==> run a <==
## ifft_top
module ifft_top 
     (
         input   wire           clk           ,                 
         input   wire           rst           ,                 
		 input   wire           ifft_enable   ,                 
		 input   wire  [15:0]   in_0_real     ,                 
         input   wire  [15:0]   in_1_real     ,                 
         input   wire  [15:0]   in_2_real     ,                 
         input   wire  [15:0]   in_3_real     ,                 
         input   wire  [15:0]   in_4_real     ,                 
         input   wire  [15:0]   in_5_real     ,                 
         input   wire  [15:0]   in_6_real     ,                 
         input   wire  [15:0]   in_7_real     ,                 
         input   wire  [15:0]   in_8_real     ,                 
         input   wire  [15:0]   in_9_real     ,                 
         input   wire  [15:0]   in_10_real    ,                 
         input   wire  [15:0]   in_11_real    ,                 
		 input   wire  [15:0]   in_0_imag     ,                 
         input   wire  [15:0]   in_1_imag     ,                 
         input   wire  [15:0]   in_2_imag     ,                 
         input   wire  [15:0]   in_3_imag     ,                 
         input   wire  [15:0]   in_4_imag     ,                 
         input   wire  [15:0]   in_5_imag     ,                 
         input   wire  [15:0]   in_6_imag     ,                 
         input   wire  [15:0]   in_7_imag     ,                 
         input   wire  [15:0]   in_8_imag     ,                 
         input   wire  [15:0]   in_9_imag     ,                 
         input   wire  [15:0]   in_10_imag    ,                 
         input   wire  [15:0]   in_11_imag    ,                 
		 output  wire  [15:0]   ifft_out_real ,                 
		 output  wire  [15:0]   ifft_out_imag ,                 
		 output  wire           finish                          
     );
export LEC_CHECK = 0
export CAP_MARGIN = 20
export CELL_PAD_IN_SITES_GLOBAL_PLACEMENT = 0
export CORE_ASPECT_RATIO = 1.12
export CORE_MARGIN = 2
export CORE_UTILIZATION = 71
export CTS_CLUSTER_SIZE = 65
export GPL_ROUTABILITY_DRIVEN = 1
export GPL_TIMING_DRIVEN = 1
export MAX_ROUTING_LAYER = met4
export MIN_ROUTING_LAYER = met1
export PLACE_DENSITY_LB_ADDON = 0.01
export SETUP_SLACK_MARGIN = 3.99
export SLEW_MARGIN = 15
export TNS_END_PERCENT = 40
create_clock -name core_clock -period 13.7 [get_ports {clk}]
run.sh (not shown) runs the stock make flow with config.mk's settings and CLKGATE_MAP_FILE=.
==> inputs of run b, as changes to run a <==
==> flow/config.mk (replaced) <==
export PLATFORM = sky130hd
export DESIGN_NAME = ifft_top
export DESIGN_NICKNAME = ifft_top
export VERILOG_FILES = /design/flow/design.v
export SDC_FILE = /design/flow/constraint.sdc
export NUM_CORES = 4
export LEC_CHECK = 0
export CAP_MARGIN = 20
export CORE_MARGIN = 2
export CORE_UTILIZATION = 52
export SLEW_MARGIN = 20
export TNS_END_PERCENT = 10
==> flow/constraint.sdc (replaced) <==
create_clock -name core_clock -period 13.3 [get_ports {clk}]
set_input_delay 2.6600 -clock core_clock [delete_from_list [all_inputs] [get_ports {clk}]]
set_output_delay 2.6600 -clock core_clock [all_outputs]
set_load 0.01 [all_outputs]
==> inputs of run c, as changes to run a <==
==> flow/config.mk (replaced) <==
export PLATFORM = sky130hd
export DESIGN_NAME = ifft_top
export DESIGN_NICKNAME = ifft_top
export VERILOG_FILES = /design/flow/design.v
export SDC_FILE = /design/flow/constraint.sdc
export NUM_CORES = 4
export LEC_CHECK = 0
export CAP_MARGIN = 20
export CORE_MARGIN = 2
export CORE_UTILIZATION = 40
export SLEW_MARGIN = 20
==> flow/constraint.sdc (replaced) <==
create_clock -name core_clock -period 15.6 [get_ports {clk}]
set_input_delay 3.1200 -clock core_clock [delete_from_list [all_inputs] [get_ports {clk}]]
set_output_delay 3.1200 -clock core_clock [all_outputs]
set_load 0.01 [all_outputs]
==> summary of the runs <==
- Run b finished with negative setup slack left. Run c finished with timing, DRC and antenna clean. Run a produced a clean layout.
- Synthesized cell count is the same in run b and run c.
- The highest die area belongs to run c, the lowest to run a.
- Of run c and run b, run b has the higher design area (gap 2.9%, measured against run b).
- Of run c and run b, run b has the higher global-route usage (gap 8.6 points).
- Critical path depth: run b is higher than run a (1).
- Register-to-register slack: run b < run a < run c.
- Clock skew, lowest first: run c, run a, run b.
- Hold slack: run a > run c > run b.
- In run c the sequential share of layout area is higher than in run b, by 1.0 points.

========
==> run H <==
ifft_top again, from the RTL that the note above started with.
Settings: LEC_CHECK=0, CAP_MARGIN=20, CELL_PAD_IN_SITES_GLOBAL_PLACEMENT=1, CORE_ASPECT_RATIO=1.12, CORE_MARGIN=2, CORE_UTILIZATION=60, CTS_CLUSTER_SIZE=65, GPL_ROUTABILITY_DRIVEN=1, GPL_TIMING_DRIVEN=1, MAX_ROUTING_LAYER=met5, MIN_ROUTING_LAYER=met1, PLACE_DENSITY_LB_ADDON=0.01, SETUP_SLACK_MARGIN=2.65, SLEW_MARGIN=15, TNS_END_PERCENT=100; clock period 9.01 ns.
==> run F (differences from run H) <==
- CELL_PAD_IN_SITES_GLOBAL_PLACEMENT: 1 -> default
- CORE_ASPECT_RATIO: 1.12 -> default
- CORE_UTILIZATION: 60 -> 58
- CTS_CLUSTER_SIZE: 65 -> default
- GPL_ROUTABILITY_DRIVEN: 1 -> default
- GPL_TIMING_DRIVEN: 1 -> default
- MAX_ROUTING_LAYER: met5 -> default
- MIN_ROUTING_LAYER: met1 -> default
- PLACE_DENSITY_LB_ADDON: 0.01 -> default
- SETUP_SLACK_MARGIN: 2.65 -> 2.37
- SLEW_MARGIN: 15 -> 20
- TNS_END_PERCENT: 100 -> default
==> flow/constraint.sdc (replaced) <==
create_clock -name core_clock -period 8.15 [get_ports {clk}]
set_input_delay 1.6300 -clock core_clock [delete_from_list [all_inputs] [get_ports {clk}]]
set_output_delay 1.6300 -clock core_clock [all_outputs]
set_load 0.01 [all_outputs]
==> qor summary <==
Vias per std cell: run F 5.707; run H 5.729
Final Cell Area: run F 101100 µm²; run H 99500 µm²
Layout Skew: run F 0.1099 ns; run H 0.03130 ns
GP Congestion: run F 1.028; run H 1.051
Clock-pin slew reported for the worst setup and hold paths after clock tree synthesis: run F 0.06 ns; run H 0.07 ns
Multi-input combinational cell count: run F 5064; run H 5063
Portion of total power attributed to sequential cells: run F 0.522; run H 0.548
Total wire length after detailed routing: run F 263.3 mm; run H 263.5 mm
First-pass GRT wire length: run F 392.3 mm; run H 388.9 mm
Placed insts: run F 10.43k; run H 10.36k
DR WL/cell: run F 24.47 µm; run H 24.72 µm
Number of antenna violations at the first check in global routing: run F 52; run H 51
Result of the run: run F complete, but fails checks; run H complete, but fails checks
Reasons for failing layout checks: run F negative setup slack; run H negative setup slack
Data required, critical path: run F 6.52 ns; run H 7.21 ns
Met3 Track Usage GR: run F 0.07065; run H 0.08135

========
==> nickel <==
Starting RTL as in the previous note.
Settings: LEC_CHECK=0, CAP_MARGIN=20, CORE_MARGIN=2, CORE_UTILIZATION=71, CTS_CLUSTER_DIAMETER=131, CTS_CLUSTER_SIZE=24, SETUP_SLACK_MARGIN=1.89, SLEW_MARGIN=20; clock period 12.9 ns.
==> inputs of willow, as changes to nickel <==
- CORE_UTILIZATION: 71 -> 40
- CTS_CLUSTER_DIAMETER: 131 -> unset
- CTS_CLUSTER_SIZE: 24 -> unset
- SETUP_SLACK_MARGIN: 1.89 -> unset
==> flow/constraint.sdc (replaced) <==
create_clock -name core_clock -period 13.5 [get_ports {clk}]
set_input_delay 2.7000 -clock core_clock [delete_from_list [all_inputs] [get_ports {clk}]]
set_output_delay 2.7000 -clock core_clock [all_outputs]
set_load 0.01 [all_outputs]
==> inputs of pepper, as changes to nickel <==
- CORE_UTILIZATION: 71 -> 52
- CTS_CLUSTER_DIAMETER: 131 -> 398
- CTS_CLUSTER_SIZE: 24 -> unset
- SETUP_SLACK_MARGIN: 1.89 -> unset
==> flow/constraint.sdc (replaced) <==
create_clock -name core_clock -period 13.0 [get_ports {clk}]
set_input_delay 2.6000 -clock core_clock [delete_from_list [all_inputs] [get_ports {clk}]]
set_output_delay 2.6000 -clock core_clock [all_outputs]
set_load 0.01 [all_outputs]
==> notes <==
- willow finished clean. pepper finished with negative setup slack left. nickel finished but failed the layout checks on negative setup slack.
- In nickel the global-route usage is higher than in willow, by 20 points.
- Sequential power: willow is lower than nickel (about 5%).
- The lowest wire length belongs to willow, the highest to pepper.
- Of pepper and willow, willow has the higher hold slack (gap 0.045 ns).
- The highest sequential share of layout area belongs to nickel, the lowest to pepper.
- Combinational power: willow < pepper < nickel.
- Of pepper and willow, pepper has the higher critical path depth (gap 4).
- In synthesized area, pepper and nickel do not differ.
- In sequential cell count, willow and pepper do not differ.

========
==> inputs of build 71 <==
Starting RTL as in the previous note.
clock: 22.1 ns
lec_check: 0
abc_area: 0
cap_margin: 20
cell_pad_in_sites_global_placement: 0
core_margin: 2
core_utilization: 65
cts_cluster_diameter: 116
hold_slack_margin: 0.13
max_routing_layer: met5
place_density_lb_addon: 0.25
setup_slack_margin: 1.21
slew_margin: 20
tns_end_percent: 65
==> build 83 (differences from build 71) <==
Settings changed: ABC_AREA 0 to unset, CAP_MARGIN 20 to 10, CELL_PAD_IN_SITES_GLOBAL_PLACEMENT 0 to unset, CORE_UTILIZATION 65 to 40, CTS_CLUSTER_DIAMETER 116 to unset, CTS_CLUSTER_SIZE set to 65, HOLD_SLACK_MARGIN 0.13 to 0.03, MAX_ROUTING_LAYER met5 to unset, MIN_ROUTING_LAYER set to met2, PLACE_DENSITY_LB_ADDON 0.25 to 0.28, SETUP_SLACK_MARGIN 1.21 to unset, TNS_END_PERCENT 65 to unset.
==> flow/constraint.sdc (replaced) <==
create_clock -name core_clock -period 7.79 [get_ports {clk}]
set_input_delay 1.5580 -clock core_clock [delete_from_list [all_inputs] [get_ports {clk}]]
set_output_delay 1.5580 -clock core_clock [all_outputs]
set_load 0.01 [all_outputs]
==> trial 15 (differences from build 71) <==
Settings changed: ABC_AREA 0 to unset, CELL_PAD_IN_SITES_GLOBAL_PLACEMENT 0 to unset, CORE_UTILIZATION 65 to 44, CTS_CLUSTER_DIAMETER 116 to unset, HOLD_SLACK_MARGIN 0.13 to unset, MAX_ROUTING_LAYER met5 to unset, PLACE_DENSITY_LB_ADDON 0.25 to unset, SETUP_SLACK_MARGIN 1.21 to unset, TNS_END_PERCENT 65 to unset.
==> flow/constraint.sdc (replaced) <==
create_clock -name core_clock -period 11.7 [get_ports {clk}]
set_input_delay 2.3400 -clock core_clock [delete_from_list [all_inputs] [get_ports {clk}]]
set_output_delay 2.3400 -clock core_clock [all_outputs]
set_load 0.01 [all_outputs]
==> metrics.cfg <==
[timing]
whs_ns = 0.4520
finalSetupTns_ns = 0
slew_headroom_pct = 17.18

[die]
core-area_um2 = 123500
floorplan.core_util_pct = 65.36
die_h_um = 356.4

[placed_design]
dp_cells = 9460
place_hpwl_um = 174700

[detailed_routing]
route.met2.wl_um = 113300
drtIter0Drc = 6866

[power_and_ir_drop]
p_sw_mw = 0.9628
ir_worst_vdd_mv = 0.1057

[global_route]
grt_pass1_wl_um = 366700
grt.met2_usage_pct = 60.52

[layout]
combGateArea_um2 = 42780
fin_area_um2 = 90710
area_growth_pct = 12.40
nNonClkBuffers = 550

[status]
status = complete, no violations

[clock_tree]
cts_setup_buffers = 0

[min_path]
min_from = p2s_imag.r_1[7]$_DFFE_PN0P_

That was build 71.
==> metrics.cfg <==
[power_and_ir_drop]
ir_worst_vdd_mv = 0.1288
p_sw_mw = 1.886

[placed_design]
place_hpwl_um = 197800
dp_cells = 10890

[status]
so.violations = setup timing
status = finished with violations

[timing]
slew_headroom_pct = 19.66
whs_ns = 0.4597
finalSetupTns_ns = -27.28
finalSetupViolCount = 32
finalWorstSetupSlack_ns = -1.239

[global_route]
grt_pass1_wl_um = 390900

[layout]
area_growth_pct = 24.00
nNonClkBuffers = 1319

[die]
core-area_um2 = 182700
floorplan.core_util_pct = 44.18

[detailed_routing]
route.met2.wl_um = 128000
drtIter0Drc = 4837

[clock_tree]
cts_setup_buffers = 35

That was trial 15.
==> metrics.cfg <==
[status]
status = finished with violations
so.violations = setup timing

[placed_design]
place_hpwl_um = 210500
dp_cells = 11330

[layout]
combGateArea_um2 = 44670
nNonClkBuffers = 1469

[timing]
finalWorstSetupSlack_ns = -4.548
finalSetupTns_ns = -1186.87
whs_ns = 0.4609
finalSetupViolCount = 544

[die]
die_h_um = 453.2
floorplan.core_util_pct = 40.34
core-area_um2 = 200100

[detailed_routing]
route.met2.wl_um = 134000

That was build 83.

========
==> job 224 <==
Starting RTL as in the previous note.
clock: 7.79 ns
lec_check: 0
abc_area: 1
cap_margin: 20
core_margin: 9
core_utilization: 40
cts_cluster_size: 49
gpl_timing_driven: 0
hold_slack_margin: 0.04
min_routing_layer: met1
place_density_lb_addon: 0.28
setup_slack_margin: 1.71
slew_margin: 20
==> job 5335 (differences from job 224) <==
Settings changed: ABC_AREA 1 to unset, CORE_MARGIN 9 to 2, CORE_UTILIZATION 40 to 69, CTS_CLUSTER_SIZE 49 to 24, GPL_TIMING_DRIVEN 0 to unset, HOLD_SLACK_MARGIN 0.04 to unset, MIN_ROUTING_LAYER met1 to unset, PLACE_DENSITY_LB_ADDON 0.28 to unset, SETUP_SLACK_MARGIN 1.71 to 2.37.
==> flow/constraint.sdc (replaced) <==
create_clock -name core_clock -period 12.9 [get_ports {clk}]
set_input_delay 2.5800 -clock core_clock [delete_from_list [all_inputs] [get_ports {clk}]]
set_output_delay 2.5800 -clock core_clock [all_outputs]
set_load 0.01 [all_outputs]
==> results <==
metric	job 5335	job 224
Post-Syn Area	80700 sq um	82600 sq um
1st-iter DRT viols	8047	7522
Cell count listed in synth_stat.txt	7677	8720
Outcome	failed layout checks	failed layout checks
Layout check failures	negative setup slack	negative setup slack
Post-DP HPWL	190000 um	253000 um
Average via count per standard cell	6.23	5.48
Setup ws final	-295 ps	-4220 ps
Instance area after placement	90600 sq um	92300 sq um
Area share of buffers outside the clock network	10.2%	10.1%
Layout net count	9959	11.1k
Vias in the first global route	64.3k	67.4k
Length in cells of the worst reg-to-reg path	42	47
Synthesized-area fraction occupied by and/or/nand/nor cells	12.1%	14.2%
Syn_nets	9218	10.3k

========
==> inputs of 05-16 <==
ifft_top again, from the RTL that the note above started with.
Settings: LEC_CHECK=0, CAP_MARGIN=20, CORE_MARGIN=2, CORE_UTILIZATION=71, CTS_CLUSTER_SIZE=54, MAX_ROUTING_LAYER=met4, SETUP_SLACK_MARGIN=-0.21, SLEW_MARGIN=20; clock period 10.1 ns.
==> 08-23: changes against 05-16 <==
--- a/flow/config.mk
+++ b/flow/config.mk
@@ -9,6 +9,4 @@
 export CORE_MARGIN = 2
-export CORE_UTILIZATION = 71
-export CTS_CLUSTER_SIZE = 54
-export MAX_ROUTING_LAYER = met4
-export SETUP_SLACK_MARGIN = -0.21
+export CORE_UTILIZATION = 52
+export CTS_CLUSTER_SIZE = 99
 export SLEW_MARGIN = 20
==> flow/constraint.sdc (replaced) <==
create_clock -name core_clock -period 13.0 [get_ports {clk}]
set_input_delay 2.6000 -clock core_clock [delete_from_list [all_inputs] [get_ports {clk}]]
set_output_delay 2.6000 -clock core_clock [all_outputs]
set_load 0.01 [all_outputs]
==> 06-10: changes against 05-16 <==
--- a/flow/config.mk
+++ b/flow/config.mk
@@ -9,6 +9,3 @@
 export CORE_MARGIN = 2
-export CORE_UTILIZATION = 71
-export CTS_CLUSTER_SIZE = 54
-export MAX_ROUTING_LAYER = met4
-export SETUP_SLACK_MARGIN = -0.21
+export CORE_UTILIZATION = 62
 export SLEW_MARGIN = 20
==> flow/constraint.sdc (replaced) <==
create_clock -name core_clock -period 15.1 [get_ports {clk}]
set_input_delay 3.0200 -clock core_clock [delete_from_list [all_inputs] [get_ports {clk}]]
set_output_delay 3.0200 -clock core_clock [all_outputs]
set_load 0.01 [all_outputs]
==> metrics.csv <==
metric,value,unit
gpl congestion,1.038,
status,failed layout checks,
DP HPWL,205900,um
total CTS buffers,120,
layout violations,negative setup slack,
die area,158400,um^2
die width,398.0,um
pre-CTS WS,-0.4530,ns
CTS resizes,273,
dpl cell area,92310,um^2
Post-CTS Setup Repair Bufs,60,
PnR worst setup slack,-0.1632,ns
Cell Rows,144,
final setup vio count,10,
Source of the figures above: 08-23

==> metrics.csv <==
metric,value,unit
DP HPWL,187100,um
Post-CTS Setup Repair Bufs,4,
Cell Rows,132,
PnR worst setup slack,0.2839,ns
Top Metal Used,met5,
status,"complete, no violations",
internal power,5.335,mW
die area,133100,um^2
die width,364.8,um
total CTS buffers,118,
CTS resizes,18,
pre-CTS WS,0.3731,ns
Source of the figures above: 06-10

==> metrics.csv <==
metric,value,unit
Cell Rows,123,
first error,"[ERROR GRT-0228] Horizontal edge usage exceeds the maximum allowed. (7, 19) usage=65535 limit=3000",
total CTS buffers,111,
status,stopped before the end,
Post-CTS Setup Repair Bufs,45,
Failed at,global routing (5_1_grt),
DP HPWL,212000,um
die area,116400,um^2
Source of the figures above: 05-16

Power is estimated from default activity; no workload was simulated.
